// CED
module  CED(
	input  clk,
	input  rst,
	input  enable,
	output reg ird,
	input  [7:0] idata,	
	output reg [13:0] iaddr,
	output reg cwr_mag_0,
	output reg [12:0] cdata_mag_wr0,
	output reg crd_mag_0,
	input  [12:0] cdata_mag_rd0,
	output reg [13:0] caddr_mag_0,
	output reg cwr_ang_0,
	output reg [12:0] cdata_ang_wr0,
	output reg crd_ang_0,
	input  [12:0] cdata_ang_rd0,
	output reg [13:0] caddr_ang_0,
	output reg cwr1,
	output reg [12:0] cdata_wr1,
	output reg crd1,
	input  [12:0] cdata_rd1,
	output reg [13:0] caddr_1,
	output reg cwr2,
	output reg [12:0] cdata_wr2,
	output reg [13:0] caddr_2,
	output reg done
);
For scale: roughly 7600 cells after synthesis, ~350 flip-flops, ~180 I/O pins, ~0.051 mm² of cells after synthesis.
export LEC_CHECK = 0
export ABC_AREA = 1
export CAP_MARGIN = 20
export CORE_MARGIN = 2
export CORE_UTILIZATION = 66
export HOLD_SLACK_MARGIN = 0.29
export PLACE_DENSITY = 0.6
export SLEW_MARGIN = 20
export TNS_END_PERCENT = 70
create_clock -name core_clock -period 60.9 [get_ports {clk}]
run.sh (not shown) runs the stock make flow with config.mk's settings and CLKGATE_MAP_FILE=.
The baseline ended with an error in 5_1_grt.
Rerun with:
Settings changed: CORE_UTILIZATION 66 to 68, CTS_CLUSTER_DIAMETER from default to 260, HOLD_SLACK_MARGIN 0.29 to default, PLACE_DENSITY 0.6 to default, TNS_END_PERCENT 70 to default.
Clock period 60.9 ns to 71.7 ns, I/O delays scaled along.
Now the flow finished with timing, DRC and antenna clean; die size drops by a few percent; synthesized area stays the same; synthesized cell count is unchanged.
Rerun with:
Settings changed: ABC_AREA 1 to default, CORE_MARGIN 2 to 5, CORE_UTILIZATION 68 to 40, CTS_CLUSTER_DIAMETER 260 to default, HOLD_SLACK_MARGIN from default to -0.08.
Clock period 71.7 ns to 90.0 ns, I/O delays scaled along.
=> Hold slack is worse by 0.018 ns; clock skew stays flat.
Rerun with:
Settings changed: CORE_MARGIN 5 to 2, HOLD_SLACK_MARGIN -0.08 to default, PLACE_DENSITY from default to 0.6.
Clock period 90.0 ns to 111.0 ns, I/O delays scaled along.
Effect:
- routed wire length goes down by 1.7%
- clock skew is higher by 0.013 ns
- global-route usage grows by 0.81 points
- register-to-register slack improved by 9.2 ns
- worst setup slack gets better by 9.2 ns
- count of clock-buffer cells in the layout came out lower by 4
- die size fell by 3.2%

========
CED again, from the RTL that the note above started with.
export LEC_CHECK = 0
export ABC_AREA = 1
export CAP_MARGIN = 0
export CORE_MARGIN = 2
export CORE_UTILIZATION = 72
export CTS_CLUSTER_DIAMETER = 86
export CTS_CLUSTER_SIZE = 15
export PLACE_DENSITY = 0.4
export SETUP_SLACK_MARGIN = 5.0
export SLEW_MARGIN = 20
export TNS_END_PERCENT = 5
create_clock -name core_clock -period 67.0 [get_ports {clk}]
The first run finished but failed the layout checks on negative setup slack.
Then changed:
CAP_MARGIN = 20   (was 0)
CORE_UTILIZATION = 50   (was 72)
CTS_CLUSTER_DIAMETER = default   (was 86)
CTS_CLUSTER_SIZE = default   (was 15)
PLACE_DENSITY = 0.6   (was 0.4)
SETUP_SLACK_MARGIN = default   (was 5.0)
TNS_END_PERCENT = default   (was 5)
clock period = 83.2 ns   (was 67.0 ns; I/O delays follow)
What happened:
- With this change the flow ran to the end with no violations
- routed wire length falls by 16%
- via count decreases by 16%
- worst setup slack gets better by 13 ns
- die size went up by 43%
- core utilization goes down by 32 points
- first-iteration DRC count came out lower by 58%
Then changed:
CORE_UTILIZATION = 66   (was 50)
CTS_CLUSTER_DIAMETER = 253   (was default)
CTS_CLUSTER_SIZE = 34   (was default)
HOLD_SLACK_MARGIN = 0.3   (was default)
clock period = 62.5 ns   (was 83.2 ns; I/O delays follow)
Now the flow died in 5_1_grt, error GRT-0232.
Area after synthesis does not change.
Die area went down by about 24%.
Synthesized cell count stays the same.
Then changed:
ABC_AREA = default   (was 1)
CORE_UTILIZATION = 40   (was 66)
CTS_CLUSTER_DIAMETER = default   (was 253)
CTS_CLUSTER_SIZE = default   (was 34)
HOLD_SLACK_MARGIN = default   (was 0.3)
clock period = 85.2 ns   (was 62.5 ns; I/O delays follow)
=> The new run finished with timing, DRC and antenna clean; area after synthesis increases by 1.0%; die area increases by 66%; synthesized cell count decreases by 13%.
Then changed:
ABC_AREA = 1   (was default)
CORE_UTILIZATION = 66   (was 40)
clock period = 75.3 ns   (was 85.2 ns; I/O delays follow)
After rerunning: Setup slack got worse by 1.3 ns. Final cell count goes up by a few percent. Core utilization goes up by 29 points. Wire length goes down by a little under a tenth. Clock skew climbs by 0.018 ns. Register-to-register slack is worse by 1.3 ns. Cell area decreases slightly. Global-route usage grows by 13 points. Non-clock buffer count decreases by 55. Die area fell by well over a third.
Then changed:
CTS_CLUSTER_DIAMETER = 253   (was default)
CTS_CLUSTER_SIZE = 61   (was default)
HOLD_SLACK_MARGIN = -0.1   (was default)
clock period = 60.7 ns   (was 75.3 ns; I/O delays follow)
Result: The new run failed in 5_1_grt with GRT-0116. Synthesized area does not change. Die area stays the same. Synthesized cell count is unchanged.

========
job 2383:
The RTL this note starts from:
==> flow/design.v <==
`timescale 1ns/10ps
module  CED(
	input  clk,
	input  rst,
	input  enable,
	output reg ird,
	input  [7:0] idata,	
	output reg [13:0] iaddr,
	output reg cwr_mag_0,
	output reg [12:0] cdata_mag_wr0,
	output reg crd_mag_0,
	input  [12:0] cdata_mag_rd0,
	output reg [13:0] caddr_mag_0,
	output reg cwr_ang_0,
	output reg [12:0] cdata_ang_wr0,
	output reg crd_ang_0,
	input  [12:0] cdata_ang_rd0,
	output reg [13:0] caddr_ang_0,
	output reg cwr1,
	output reg [12:0] cdata_wr1,
	output reg crd1,
	input  [12:0] cdata_rd1,
	output reg [13:0] caddr_1,
	output reg cwr2,
	output reg [12:0] cdata_wr2,
	output reg [13:0] caddr_2,
	output reg done
);
reg [5:0] state,next_state,i;
reg [7:0] Grayscale_temp[0:8];
reg signed [12:0] magnitude_L0[0:8];
reg [12:0] angle_L0[0:8];
reg signed [12:0] Gx,Gy,magnitude;
reg signed [12:0] Gx_abs,Gy_abs;
reg [15:0] n,j;
reg [12:0]angle;
reg signed[28:0] Gy_temp,angle_tmp, Gy_temp1;
parameter INIT=5'd0,GRAYSCALE_ADDR=5'd1,WAIT=5'd2,GRAYSCALE_DATA=5'd3,
          LAYER0=5'd4,INIT1=5'd5,LAYER1_ADDR=5'd6,WAIT1=5'd7,LAYER1_DATA=5'd8,
		  LAYER1_DATA1=5'd9,NMS=5'd10,INIT2=5'd11,LAYER2_ADDR=5'd12,
		  WAIT2=5'd13,LAYER2_DATA=5'd14,LAYER2_DATA1=5'd15,HT=5'd16,FINISHED=5'd17;
always @(posedge clk or posedge rst ) begin
  if(rst) state<=INIT;
  else state<=next_state;
end
always @(*) begin
	case (state)
		INIT:begin
		  next_state=(enable)?GRAYSCALE_ADDR:INIT;
		end 
		GRAYSCALE_ADDR:begin
		  next_state=WAIT;
		end
        WAIT:begin
		   next_state=GRAYSCALE_DATA;
		end
        GRAYSCALE_DATA:begin
			next_state=(i>8)?LAYER0:GRAYSCALE_ADDR;  
		end
		LAYER0:begin
		   next_state=(j>15875)?INIT1:GRAYSCALE_ADDR;
		end
        INIT1:begin
          next_state=LAYER1_ADDR;
        end
        LAYER1_ADDR:begin
            next_state=WAIT1;
	    end 
        WAIT1:begin
		   if((n>0&&n<125)||(n%126==0)||(n%126==125)||(n>15750&&n<15875))next_state=LAYER1_DATA1;
		   else next_state=LAYER1_DATA;
		end
		LAYER1_DATA:begin
		  next_state=(i>8)?NMS:LAYER1_ADDR; 
		end
		LAYER1_DATA1:begin
          next_state=LAYER1_ADDR;
		end
        NMS:begin
		  next_state=(n>15875)?INIT2:LAYER1_ADDR;
		end
		INIT2:begin
		  next_state=LAYER2_ADDR;
		end
		LAYER2_ADDR:begin
		  next_state=WAIT2;
		end
		WAIT2:begin
		  if((n>0&&n<125)||(n%126==0)||(n%126==125)||(n>15750&&n<15875))next_state=LAYER2_DATA1;
		  else next_state=LAYER2_DATA;
		end
		LAYER2_DATA:begin
		  next_state=(i>8)?HT:LAYER2_ADDR; 
		end
		LAYER2_DATA1:begin
          next_state=LAYER2_ADDR;
		end
		HT:begin
		  next_state=(n>15875)?FINISHED:LAYER2_ADDR;
		end
		default:begin
		  next_state=state;
		end 
	endcase	
end
always @(posedge clk) begin
		case (state)
		INIT:begin
		  n=0;
		  i=0;
		  j=0;
		  done=0;
		  ird=0;
		  cwr_mag_0=0;
		  cwr_ang_0=0;
		  crd_mag_0=0;
		  crd_ang_0=0;
		  cwr1=0;
		  crd1=0;
		  cwr2=0;
		  angle=0;
		  angle_tmp=0;
		end 
		GRAYSCALE_ADDR:begin
		  ird=1;
		  cwr_ang_0=0;
		  cwr_mag_0=0;
		  if (i==0)iaddr=n;
		  else if(i==1)iaddr=n+1;
		  else if(i==2)iaddr=n+2;
		  else if(i==3)iaddr=n+128;
		  else if(i==4)iaddr=n+129;
		  else if(i==5)iaddr=n+130;
		  else if(i==6)iaddr=n+256;
		  else if(i==7)iaddr=n+257;
		  else iaddr=n+258; 
		end
		WAIT:begin
		  angle=0;
		  angle_tmp=0;
		end
        GRAYSCALE_DATA:begin
		  Grayscale_temp[i]=idata;
		  i=i+1;
		end
		LAYER0:begin
		  i=0;
		  ird=0;
		  cwr_ang_0=1;
		  cwr_mag_0=1;
		  n=(n%128==125)?n+3:n+1;
		  Gx=-(Grayscale_temp[0])+Grayscale_temp[2]-(Grayscale_temp[3]<<1)+
		     (Grayscale_temp[5]<<1)-Grayscale_temp[6]+Grayscale_temp[8];
		  Gy=-Grayscale_temp[0]-(Grayscale_temp[1]<<1)-Grayscale_temp[2]+
		     Grayscale_temp[6]+(Grayscale_temp[7]<<1)+Grayscale_temp[8];
          Gx_abs=(Gx[12]==1)?-Gx:Gx;
          Gy_abs=(Gy[12]==1)?-Gy:Gy;
		  magnitude=Gx_abs+Gy_abs;
          angle_tmp=(Gx!=0)?(Gy<<16)/Gx:Gx;
		  if(angle_tmp<$signed(29'h00006A09) && angle_tmp>$signed(29'h1FFF95F7))begin                         
			if (Gx!=0&&Gy==0)angle=13'h00;
			else if (Gx==0&&Gy!=0)angle=13'h5a;
			else angle=13'h00;
		  end         
		  else if(angle_tmp>$signed(29'h00006A09) && angle_tmp<$signed(29'h00026A09))angle=13'h2d;            
		  else if(angle_tmp>$signed(29'h00026A09) || angle_tmp<$signed(29'h1FFD95F7))angle=13'h5a;            
		  else angle=13'h87;
		  caddr_mag_0=j;
		  cdata_mag_wr0=magnitude;
		  caddr_ang_0=j;
          cdata_ang_wr0=angle;
		  j=j+1;
		end
        INIT1:begin
		  j=0;
		  n=0;
		  i=0;
		  cwr_ang_0=0;
		  cwr_mag_0=0;
        end
		LAYER1_ADDR:begin
		  if ((n>0&&n<125)||(n%126==0)||(n%126==125)||(n>15750&&n<15875)) begin
		    cwr1=0;
			caddr_1=n;
		  end
          else begin
		    crd_ang_0=1;
		    crd_mag_0=1;
			cwr1=0;
			if (i==0)begin
			  caddr_ang_0=j;
			  caddr_mag_0=j;
			end
		    else if(i==1)begin
			  caddr_ang_0=j+1;
			  caddr_mag_0=j+1;
			end
		    else if(i==2)begin
			  caddr_ang_0=j+2;
			  caddr_mag_0=j+2;
			end
		    else if(i==3)begin
			  caddr_ang_0=j+126;
			  caddr_mag_0=j+126;
			end
		    else if(i==4)begin
			  caddr_ang_0=j+127;
			  caddr_mag_0=j+127;
			end
		    else if(i==5)begin
			  caddr_ang_0=j+128;
			  caddr_mag_0=j+128;
			end
		    else if(i==6)begin
			  caddr_ang_0=j+252;
			  caddr_mag_0=j+252;
			end
		    else if(i==7)begin
			  caddr_ang_0=j+253;
			  caddr_mag_0=j+253;
			end
		    else begin
			  caddr_ang_0=j+254;
			  caddr_mag_0=j+254;
			end
		  end
		end
		LAYER1_DATA:begin
		  angle_L0[i]=cdata_ang_rd0;
		  magnitude_L0[i]=cdata_mag_rd0;
		  i=i+1;
		end
		LAYER1_DATA1:begin
          	cwr1=1;
			cdata_wr1=0;
			n=n+1;
		end
		NMS:begin
		  crd_ang_0=0;
		  crd_mag_0=0;
		  cwr1=1;
		  caddr_1=n;
		  if (angle_L0[4]==13'h00) begin
            cdata_wr1=(magnitude_L0[4]>=magnitude_L0[3]
			          &&magnitude_L0[4]>=magnitude_L0[5])?magnitude_L0[4]:0;			
		  end
		  else if (angle_L0[4]==13'h2d) begin
			cdata_wr1=(magnitude_L0[4]>=magnitude_L0[2]
			          &&magnitude_L0[4]>=magnitude_L0[6])?magnitude_L0[4]:0;	
		  end
          else if (angle_L0[4]==13'h5a) begin
			cdata_wr1=(magnitude_L0[4]>=magnitude_L0[1]
			          &&magnitude_L0[4]>=magnitude_L0[7])?magnitude_L0[4]:0;	
		  end
		  else begin
			cdata_wr1=(magnitude_L0[4]>=magnitude_L0[0]
			          &&magnitude_L0[4]>=magnitude_L0[8])?magnitude_L0[4]:0;
		  end
		  j=(j%126==123)?j+3:j+1;
		  n=n+1;
		  i=0;
		end
		INIT2:begin
		  j=0;
		  n=0;
		  i=0;
          cwr1=0;
		end
		LAYER2_ADDR:begin
		  if ((n>0&&n<125)||(n%126==0)||(n%126==125)||(n>15750&&n<15875)) begin
		    cwr2=0;
			caddr_2=n;
		  end
          else begin
            crd1=1;
			cwr2=0;
			if (i==0)caddr_1=j;
		    else if(i==1)caddr_1=j+1;
		    else if(i==2)caddr_1=j+2;
		    else if(i==3)caddr_1=j+126;
		    else if(i==4)caddr_1=j+127;
		    else if(i==5)caddr_1=j+128;
		    else if(i==6)caddr_1=j+252;
		    else if(i==7)caddr_1=j+253;
		    else caddr_1=j+254;
		  end
		end
		LAYER2_DATA:begin
		  magnitude_L0[i]=cdata_rd1;
		  i=i+1;
		end	
		LAYER2_DATA1:begin
          	cwr2=1;
			cdata_wr2=0;
			n=n+1;
		end
		HT:begin
          crd1=0;
		  cwr2=1;
		  caddr_2=n;
          if (magnitude_L0[4]>=13'd100)cdata_wr2=13'd255;
		  else if(magnitude_L0[4]<13'd50)cdata_wr2=13'd0;
		  else begin
			if ((magnitude_L0[0]>=13'd100)||(magnitude_L0[1]>=13'd100)||
			    (magnitude_L0[2]>=13'd100)||(magnitude_L0[3]>=13'd100)||
				(magnitude_L0[5]>=13'd100)||(magnitude_L0[6]>=13'd100)||
				(magnitude_L0[7]>=13'd100)||(magnitude_L0[8]>=13'd100)) begin
				cdata_wr2=13'd255;
			end
			else cdata_wr2=13'd0;
		  end
		  j=(j%126==123)?j+3:j+1;
		  n=n+1;
		  i=0;
		end
		FINISHED:begin
		  done=1;
		end
		default:begin
		end 
	endcase
end
endmodule
clock: 34.4 ns
lec_check: 0
abc_area: 1
cap_margin: 20
core_aspect_ratio: 0.5
core_margin: 2
core_utilization: 72
cts_cluster_diameter: 359
cts_cluster_size: 99
hold_slack_margin: 0.28
place_density: 0.38
slew_margin: 20
The flow ended early for job 2383: it failed with a tool error in clock tree synthesis.
For job 3183, these inputs were changed with respect to job 2383:
Settings: changing PLACE_DENSITY from 0.38 to 0.6; changing CORE_UTILIZATION from 72 to 62; removing CORE_ASPECT_RATIO (formerly 0.5); removing ABC_AREA (formerly 1); removing HOLD_SLACK_MARGIN (formerly 0.28); removing CTS_CLUSTER_SIZE (formerly 99); removing CTS_CLUSTER_DIAMETER (formerly 359); changing the clock period (ns, I/O delays scaled along) from 34.4 to 85.2.
Results
- Going from job 2383 to job 3183, chip area estimate from yosys synthesis grew slightly.
- Having completed the whole flow, job 3183 delivered a layout that passed the timing, DRC and antenna checks.
- Compared with job 2383, in job 3183 chip width went down by 23%.
- NOTE: number of placed instances with taps included in job 3183 falls short of that of job 2383
- Diff job 2383 -> job 3183: synthesized cell count lost about 13%; number of cell instances after yosys synthesis decreased 1001; netlist area before placement increased by about 1% relative to the old numbers; final weighted congestion of routability-driven global placement down 0.10.
- [job 3183 vs job 2383] die outline area: higher in job 3183
- The lower compound-cell area share of the yosys netlist came out of job 2383.
[inputs] job 5170 vs job 3183
Settings: CELL_PAD_IN_SITES_DETAIL_PLACEMENT now 1, previously not set; CORE_UTILIZATION now 40, was 62; GPL_TIMING_DRIVEN now 0, previously not set; CAP_MARGIN now 0, was 20; ABC_AREA now 1, previously not set; the clock period (ns, I/O delays scaled along) now 90.0, was 85.2.
Findings:
Global-route usage: job 5170 vs job 3183 down 12 points
Routed wire in job 5170 totals more than in job 3183.
Changes observed in job 5170 relative to job 3183: minimum hold slack essentially unchanged; CTS buffer count shows an increase of 5; count of cell types in the netlist shrank by 31%.
Count of inserted tapcells of job 5170 exceeds that of job 3183 by more than half.
Job 3183 reports its highest layer used for signal routing as met4 while job 5170 reports met5.
Summary of job 5170 over job 3183: critical path's largest stage delay has decreased; final clock period utilization by the worst path has decreased; tally of filler cells in the layout has increased; number of antenna violations at the first check in global routing has increased.
